// color_centroid
module color_centroid
  (
    input         clk,
    input         rst,           
    input  [2:0]  rgbfilter,     
    input         new_frame_i,   
    output [14:0] orig_addr,
    input  [11:0] orig_pxl,
    output        proc_we,
    output [14:0] proc_addr,
    output [11:0] proc_pxl,
    output [7:0]  centroid,
    output        new_centroid,
    output [2:0]  proximity
  );
Size: ~400 flip-flops, about 73 I/O pins, ~21000 µm² of cells after synthesis.
clock: 2.79 ns
lec_check: 0
cap_margin: 20
core_margin: 2
core_utilization: 72
cts_cluster_diameter: 358
cts_cluster_size: 83
setup_slack_margin: 0.82
slew_margin: 20
run.sh (not shown) runs the stock make flow with config.mk's settings and CLKGATE_MAP_FILE=.
The starting point ended with an error in 5_1_grt with DPL-0038.
Next try:
- ABC_AREA: default -> 1
- CTS_CLUSTER_DIAMETER: 358 -> 309
- CTS_CLUSTER_SIZE: 83 -> default
- HOLD_SLACK_MARGIN: default -> -0.09
- SETUP_SLACK_MARGIN: 0.82 -> default
- clock period: 2.79 -> 2.97 ns (I/O delays scaled with it)
Outcome: With this change the flow finished but fails on negative setup slack; area after synthesis went up by 4.2%; die area came out higher by 4.1%; synthesized cell count grows by 28%.
Next try:
- ABC_AREA: 1 -> default
- CORE_UTILIZATION: 72 -> 70
- CTS_CLUSTER_DIAMETER: 309 -> default
- HOLD_SLACK_MARGIN: -0.09 -> default
- clock period: 2.97 -> 7.55 ns (I/O delays scaled with it)
Outcome:
- The new run went through all stages and came out clean
- die size is lower by 1.3%
- core utilization is lower by 7.9 points
- total power goes down by 52%
- maximum frequency falls by 37%
- synthesized cell count is lower by 22%
- via count went down by 22%
Next try:
- clock period: 7.55 -> 4.41 ns (I/O delays scaled with it)
What happened: Cell count came out higher by 1.0%. Synthesized area is unchanged. Global-route usage came out higher by 0.56 points. Final area came out higher by 0.58%. Routed wire length came out higher by 1.8%. Maximum frequency came out higher by 26%. Die size stays the same. Combinational power came out higher by 68%. Setup slack got worse by 2.1 ns. Non-clock buffer count came out higher by 27.
Next try:
- CORE_UTILIZATION: 70 -> 57
- clock period: 4.41 -> 2.95 ns (I/O delays scaled with it)
Result: This time the run finished but fails on negative setup slack. Final cell count increases by 10%. Count of clock-buffer cells in the layout does not change. Cell area increases by 8.9%. Global-route usage decreases by 4.6 points. Area after synthesis does not change.

---

build 21:
color_centroid again, from the RTL that the note above started with.
// color_centroid
module color_centroid
  (
    input         clk,
    input         rst,           
    input  [2:0]  rgbfilter,     
    input         new_frame_i,   
    output [14:0] orig_addr,
    input  [11:0] orig_pxl,
    output        proc_we,
    output [14:0] proc_addr,
    output [11:0] proc_pxl,
    output [7:0]  centroid,
    output        new_centroid,
    output [2:0]  proximity
  );
clock: 7.64 ns
lec_check: 0
cap_margin: 10
core_margin: 7
core_utilization: 35
gpl_routability_driven: 0
gpl_timing_driven: 0
hold_slack_margin: -0.04
max_routing_layer: met5
place_density_lb_addon: 0.03
slew_margin: 20
tns_end_percent: 35
Relative to build 21, the following input files were edited for build 43:
==> flow/config.mk <==
export PLATFORM = sky130hd
export DESIGN_NAME = color_centroid
export DESIGN_NICKNAME = color_centroid
export VERILOG_FILES = /design/flow/design.v
export SDC_FILE = /design/flow/constraint.sdc
export NUM_CORES = 4
export LEC_CHECK = 0
export CAP_MARGIN = 20
export CORE_MARGIN = 2
export CORE_UTILIZATION = 54
export SLEW_MARGIN = 35
==> flow/constraint.sdc <==
create_clock -name core_clock -period 10.0 [get_ports {clk}]
set_input_delay 2.0000 -clock core_clock [delete_from_list [all_inputs] [get_ports {clk}]]
set_output_delay 2.0000 -clock core_clock [all_outputs]
set_load 0.01 [all_outputs]
### Flow results
Build 43 was carried through to the last stage, and its layout satisfied the timing, DRC and antenna checks.
Compared with build 21, build 43 shows share of the core filled with cells in the final layout higher by 20 points.
Summary of build 43 over build 21: share of the clock period used by the worst path after layout went down by 18 points, worst-margin pin slew shows a reduction of 0.28 ns.
Setup changes, build 43 to build 39
--- a/flow/config.mk
+++ b/flow/config.mk
@@ -8 +8,2 @@
-export CAP_MARGIN = 20
+export ABC_AREA = 1
+export CAP_MARGIN = 10
@@ -11 +12,4 @@
-export SLEW_MARGIN = 35
+export CTS_CLUSTER_DIAMETER = 100
+export MAX_ROUTING_LAYER = met4
+export SETUP_SLACK_MARGIN = 2.98
+export SLEW_MARGIN = 25
==> comparison <==
Build 39: no failed stages, no open violations at the end. Re post-route cell area: build 39 is 900 um2 up on build 43. The vias per cell number comes out higher for build 43 vs build 39. Between build 43 and build 39, the hold slack figures differ only marginally.
#### Input delta (build 6 over build 39)
--- a/flow/config.mk
+++ b/flow/config.mk
@@ -8,2 +8 @@
-export ABC_AREA = 1
-export CAP_MARGIN = 10
+export CAP_MARGIN = 0
@@ -11,2 +10 @@
-export CORE_UTILIZATION = 54
-export CTS_CLUSTER_DIAMETER = 100
+export CORE_UTILIZATION = 40
@@ -14,2 +12 @@
-export SETUP_SLACK_MARGIN = 2.98
-export SLEW_MARGIN = 25
+export SLEW_MARGIN = 20
## What came out
As far as CTS sink count goes, build 39 and build 6 are indistinguishable; the numbers are identical.
Of build 39 and build 6, build 39 shows the higher maximum frequency, with build 6 below it.
Of build 6 and build 39, it is build 6 that has the higher clock skew.
Against build 39, routed wire length in build 6 fell by a little under 10%.
Row simple logic cell fraction of the synthesized area: build 6 lower / build 39 higher
Taking build 6 over build 39, the combinational power ratio works out to 4.5.
Against build 39, synthesized cell count in build 6 fell by more than 10%.
[build 6] AND-OR/OR-AND share of the synthesized area rose 1.0 points relative to build 39
Against build 39 as the reference, build 6 delivers a lower via count.
Relative to build 6, the following input files were edited for build 24:
--- a/flow/config.mk
+++ b/flow/config.mk
@@ -8 +8 @@
-export CAP_MARGIN = 0
+export CAP_MARGIN = 20
@@ -11 +10,0 @@
-export MAX_ROUTING_LAYER = met4
==> flow/constraint.sdc <==
create_clock -name core_clock -period 9.44 [get_ports {clk}]
set_input_delay 1.8880 -clock core_clock [delete_from_list [all_inputs] [get_ports {clk}]]
set_output_delay 1.8880 -clock core_clock [all_outputs]
set_load 0.01 [all_outputs]
- Wire: build 24 routes less than build 6
- Diff build 6 -> build 24: hold-fix buffer count after cts has remained practically unchanged; cell count level; sequential share of layout area now sits lower; worst setup timing slack at the placement stage has decreased; count of clock buffers in the final design increased by 1 relative to the old numbers.
- Compared build 6 against build 24; total vias in the final route within noise.

---

Setup of build 49:
color_centroid again, from the RTL that the note above started with.
// color_centroid
module color_centroid
  (
    input         clk,
    input         rst,           
    input  [2:0]  rgbfilter,     
    input         new_frame_i,   
    output [14:0] orig_addr,
    input  [11:0] orig_pxl,
    output        proc_we,
    output [14:0] proc_addr,
    output [11:0] proc_pxl,
    output [7:0]  centroid,
    output        new_centroid,
    output [2:0]  proximity
  );
Settings: LEC_CHECK=0, ABC_AREA=1, CAP_MARGIN=5, CORE_MARGIN=2, CORE_UTILIZATION=72, CTS_CLUSTER_DIAMETER=242, PLACE_DENSITY=0.65, SETUP_SLACK_MARGIN=0.66, SLEW_MARGIN=20; clock period 2.95 ns.
Status: build 49 FAILED at 5_1_grt (tool error)
Relative to build 49, the following input files were edited for build 15:
- ABC_AREA: 1 -> unset
- SETUP_SLACK_MARGIN: 0.66 -> unset
- PLACE_DENSITY: 0.65 -> unset
- CAP_MARGIN: 5 -> 20
- CORE_UTILIZATION: 72 -> 53
- CTS_CLUSTER_DIAMETER: 242 -> unset
- the clock period (ns, I/O delays scaled along): 2.95 -> 5.31
Results
Summary of build 49 and build 15: one run falls short of a clean finish, namely build 49. What ended build 49 was a tool error in 5_1_grt; the run never finished. Initial core utilization, build 49 and build 15: higher on build 49. Diff build 49 -> build 15: complex-gate fraction of the synthesized area now sits higher, worst setup slack after placement now larger, weighted congestion reported at the end of routability-driven placement down 15%.
[inputs] build 60 vs build 15
- CORE_UTILIZATION changed from 53 to 40
Findings:
The flow did not stop early for build 60: all stages ran, and the layout cleared the timing, DRC and antenna checks.
Per the final summary, build 15 finished and its layout is clean on timing, DRC and antenna.
In the tables for build 60 and build 15, leakage power figure reads lower with build 15.
Build 60 improves on build 15 in worst-case setup margin in the final layout.
Build 60 against build 15: core utilization of the finished layout now sits lower; final-layout non-clock buffer area share shows no meaningful change; final critical path time including I/O delays and setup decreased by 10 ps relative to the old numbers; area growth from synthesis to layout climbed 1.8 points; non-clock buffer count decreased by 1.1% relative to the old numbers.

---

Starting RTL as in the previous note.
export LEC_CHECK = 0
export ABC_AREA = 0
export CAP_MARGIN = 20
export CORE_ASPECT_RATIO = 1.79
export CORE_MARGIN = 2
export CORE_UTILIZATION = 43
export CTS_CLUSTER_DIAMETER = 71
export CTS_CLUSTER_SIZE = 69
export MAX_ROUTING_LAYER = met4
export PLACE_DENSITY_LB_ADDON = 0.24
export SLEW_MARGIN = 20
export TNS_END_PERCENT = 100
create_clock -name core_clock -period 3.02 [get_ports {clk}]
The starting point finished but failed the layout checks on setup timing.
Then changed:
- ABC_AREA: 0 -> 1
- CORE_ASPECT_RATIO: 1.79 -> not set
- CORE_UTILIZATION: 43 -> 72
- CTS_CLUSTER_DIAMETER: 71 -> 242
- CTS_CLUSTER_SIZE: 69 -> not set
- MAX_ROUTING_LAYER: met4 -> not set
- PLACE_DENSITY: not set -> 0.65
- PLACE_DENSITY_LB_ADDON: 0.24 -> not set
- TNS_END_PERCENT: 100 -> not set
- clock period: 3.02 -> 3.25 ns (I/O delays scaled with it)
The changed run completed, yet does not pass: setup timing.
Power falls by 15%.
Die size shrinks by about 37%.
Worst hold slack gains 0.034 ns.
Final area increases by about 1.7%.
Via count is higher by 25%.
Setup slack improves by 0.82 ns.
First-iteration DRC count climbs by about 140%.
Routed wire length came out higher by about 10%.
Core utilization went up by 34 points.
Then changed:
- CORE_UTILIZATION: 72 -> 70
- CTS_CLUSTER_DIAMETER: 242 -> 232
- PLACE_DENSITY: 0.65 -> not set
- clock period: 3.25 -> 5.17 ns (I/O delays scaled with it)
Now the flow passed the timing, DRC and antenna checks.
Hold slack is worse by 0.0088 ns.
Worst setup slack is better by 1.4 ns.
Die area came out higher by 2.8%.
Then changed:
- CORE_UTILIZATION: 70 -> 72
- CTS_CLUSTER_DIAMETER: 232 -> 358
- CTS_CLUSTER_SIZE: not set -> 10
- SETUP_SLACK_MARGIN: not set -> 0.82
- clock period: 5.17 -> 2.79 ns (I/O delays scaled with it)
=> This time the run stopped in global routing with GRT-0116; die size is lower by a few percent; synthesized area stays the same; synthesized cell count does not change.
Then changed:
- CTS_CLUSTER_SIZE: 10 -> 83
- PLACE_DENSITY_LB_ADDON: not set -> 0.0
The changed run never finished: it broke off in global routing, error DPL-0038.
Synthesized area stays the same.
Synthesized cell count is unchanged.
Die size is unchanged.
Then changed:
- CTS_CLUSTER_DIAMETER: 358 -> not set
- CTS_CLUSTER_SIZE: 83 -> not set
- PLACE_DENSITY_LB_ADDON: 0.0 -> not set
- SETUP_SLACK_MARGIN: 0.82 -> not set
- clock period: 2.79 -> 3.6 ns (I/O delays scaled with it)
=> The new run ran to the end with no violations; die size is unchanged; synthesized area does not change; synthesized cell count stays the same.

---

## job 101
color_centroid again, from the RTL that the note above started with.
Design color_centroid, start of the top module:
module color_centroid
  (
    input         clk,
    input         rst,           
    input  [2:0]  rgbfilter,     
    input         new_frame_i,   
    output [14:0] orig_addr,
    input  [11:0] orig_pxl,
    output        proc_we,
    output [14:0] proc_addr,
    output [11:0] proc_pxl,
    output [7:0]  centroid,
    output        new_centroid,
    output [2:0]  proximity
  );
Settings: LEC_CHECK=0, ABC_AREA=1, CAP_MARGIN=20, CORE_ASPECT_RATIO=1.04, CORE_MARGIN=2, CORE_UTILIZATION=72, MIN_ROUTING_LAYER=met1, PLACE_DENSITY=0.76, SETUP_SLACK_MARGIN=-0.29, SLEW_MARGIN=40; clock period 2.95 ns.
| job 101 | all stages done | FAIL | setup timing |
## Diff of input files: job 102 against job 101
- a change of ABC_AREA from 1 to 0
- a change of SLEW_MARGIN from 40 to 5
- a change of SETUP_SLACK_MARGIN from -0.29 to 0.86
--- outcome ---
Job 102 did not finish; a tool error ended it in clock tree synthesis.
The instance area after placement number comes out higher for job 101 vs job 102.
Multiplexer share of the synthesized area came out higher on job 102 than on job 101.
Diff job 101 -> job 102 | summed standard-cell area reported by yosys | decrease of about 4%
For the post-DP HPWL, job 102 came in 8.0% lower than job 101 did.
In the metrics for job 101 and job 102, the one carrying the lower portion of the post-synthesis area used by sequential elements is job 101.
Relative to job 101, the chip width of job 102 is lower by 2.0%.

---

## beta
color_centroid again, from the RTL that the note above started with.
==> flow/config.mk <==
export PLATFORM = sky130hd
export DESIGN_NAME = color_centroid
export DESIGN_NICKNAME = color_centroid
export VERILOG_FILES = /design/flow/design.v
export SDC_FILE = /design/flow/constraint.sdc
export NUM_CORES = 4
export LEC_CHECK = 0
export ABC_AREA = 1
export CAP_MARGIN = 15
export CORE_ASPECT_RATIO = 1.38
export CORE_MARGIN = 5
export CORE_UTILIZATION = 54
export CTS_CLUSTER_DIAMETER = 100
export GPL_TIMING_DRIVEN = 0
export MAX_ROUTING_LAYER = met5
export SETUP_SLACK_MARGIN = 2.98
export SLEW_MARGIN = 10
==> flow/constraint.sdc <==
create_clock -name core_clock -period 10.0 [get_ports {clk}]
set_input_delay 2.0000 -clock core_clock [delete_from_list [all_inputs] [get_ports {clk}]]
set_output_delay 2.0000 -clock core_clock [all_outputs]
set_load 0.01 [all_outputs]
Every stage of the flow completed for beta, and the final layout passed the timing, DRC and antenna checks.
### beta -> delta
# beta
export LEC_CHECK = 0
export ABC_AREA = 1
export CAP_MARGIN = 15
export CORE_ASPECT_RATIO = 1.38
export CORE_MARGIN = 5
export CORE_UTILIZATION = 54
export CTS_CLUSTER_DIAMETER = 100
export GPL_TIMING_DRIVEN = 0
export MAX_ROUTING_LAYER = met5
export SETUP_SLACK_MARGIN = 2.98
export SLEW_MARGIN = 10
create_clock -name core_clock -period 10.0 [get_ports {clk}]
# delta
export LEC_CHECK = 0
export ABC_AREA = 0
export CAP_MARGIN = 15
export CORE_ASPECT_RATIO = 1.38
export CORE_MARGIN = 5
export CORE_UTILIZATION = 54
export CTS_CLUSTER_DIAMETER = 100
export GPL_TIMING_DRIVEN = 1
export MAX_ROUTING_LAYER = met5
export SETUP_SLACK_MARGIN = 2.98
export SLEW_MARGIN = 10
export TNS_END_PERCENT = 90
create_clock -name core_clock -period 10.0 [get_ports {clk}]
### Flow results
- delta completed; timing, DRC and antenna clean
- Relative to beta, detailed-route via count has decreased by about 18% in delta.
- Relative to beta, the reported leakage power of delta is lower by about 7%.
- Changes observed in delta relative to beta: maximum root-to-sink buffer count stayed essentially flat, overall routed net length went down about 20%, area of the core decreased by about 3.3% relative to the old numbers, synthesized-area fraction occupied by ao, oa, aoi and oai cells +1.0 points.
- beta reports its timing endpoint of the critical path as color_filter.color_threshold while delta reports centroid_calc.centroid_o[7].
- Taking beta as the reference, in delta switching part of the total power has increased; part of the total power dissipated in combinational logic has increased; synthesized net count has decreased.

---

color_centroid again, from the RTL that the note above started with.
make LEC_CHECK=0 ABC_AREA=0 CAP_MARGIN=0 CORE_MARGIN=2 CORE_UTILIZATION=72 CTS_CLUSTER_DIAMETER=100 HOLD_SLACK_MARGIN=-0.09 PLACE_DENSITY=0.63 SETUP_SLACK_MARGIN=-0.2 SLEW_MARGIN=40 finish   # period 2.97 ns
The first run ran to the end with violations: setup timing.
Edit:
CAP_MARGIN = 20   (was 0)
CORE_ASPECT_RATIO = 1.04   (was not set)
CTS_CLUSTER_DIAMETER = not set   (was 100)
HOLD_SLACK_MARGIN = not set   (was -0.09)
MIN_ROUTING_LAYER = met1   (was not set)
PLACE_DENSITY = 0.76   (was 0.63)
SETUP_SLACK_MARGIN = 0.86   (was -0.2)
clock period = 2.95 ns   (was 2.97 ns; I/O delays follow)
=> The changed run never finished: it broke off in clock tree synthesis (4_1_cts) (DPL-0033); synthesized area is unchanged; die size hardly moves; synthesized cell count stays the same.
Edit:
ABC_AREA = 1   (was 0)
CTS_CLUSTER_SIZE = 15   (was not set)
HOLD_SLACK_MARGIN = -0.05   (was not set)
PLACE_DENSITY = 0.73   (was 0.76)
SETUP_SLACK_MARGIN = 0.84   (was 0.86)
clock period = 3.03 ns   (was 2.95 ns; I/O delays follow)
=> This time the run ended with an error in global routing (5_1_grt), error DPL-0038. Die size went up by about 4%. Synthesized area went up by about 4%. Synthesized cell count went up by about 28%.
Edit:
ABC_AREA = not set   (was 1)
CORE_ASPECT_RATIO = not set   (was 1.04)
CTS_CLUSTER_DIAMETER = 64   (was not set)
CTS_CLUSTER_SIZE = 10   (was 15)
HOLD_SLACK_MARGIN = not set   (was -0.05)
MIN_ROUTING_LAYER = not set   (was met1)
PLACE_DENSITY = not set   (was 0.73)
SETUP_SLACK_MARGIN = 0.82   (was 0.84)
clock period = 2.79 ns   (was 3.03 ns; I/O delays follow)
The new run did not get past clock tree synthesis (4_1_cts).
Synthesized area decreases by 4.1%.
Die size is lower by 4.0%.
Synthesized cell count shrinks by 22%.
No activity file was given, so power comes from the tool's default toggle rates.
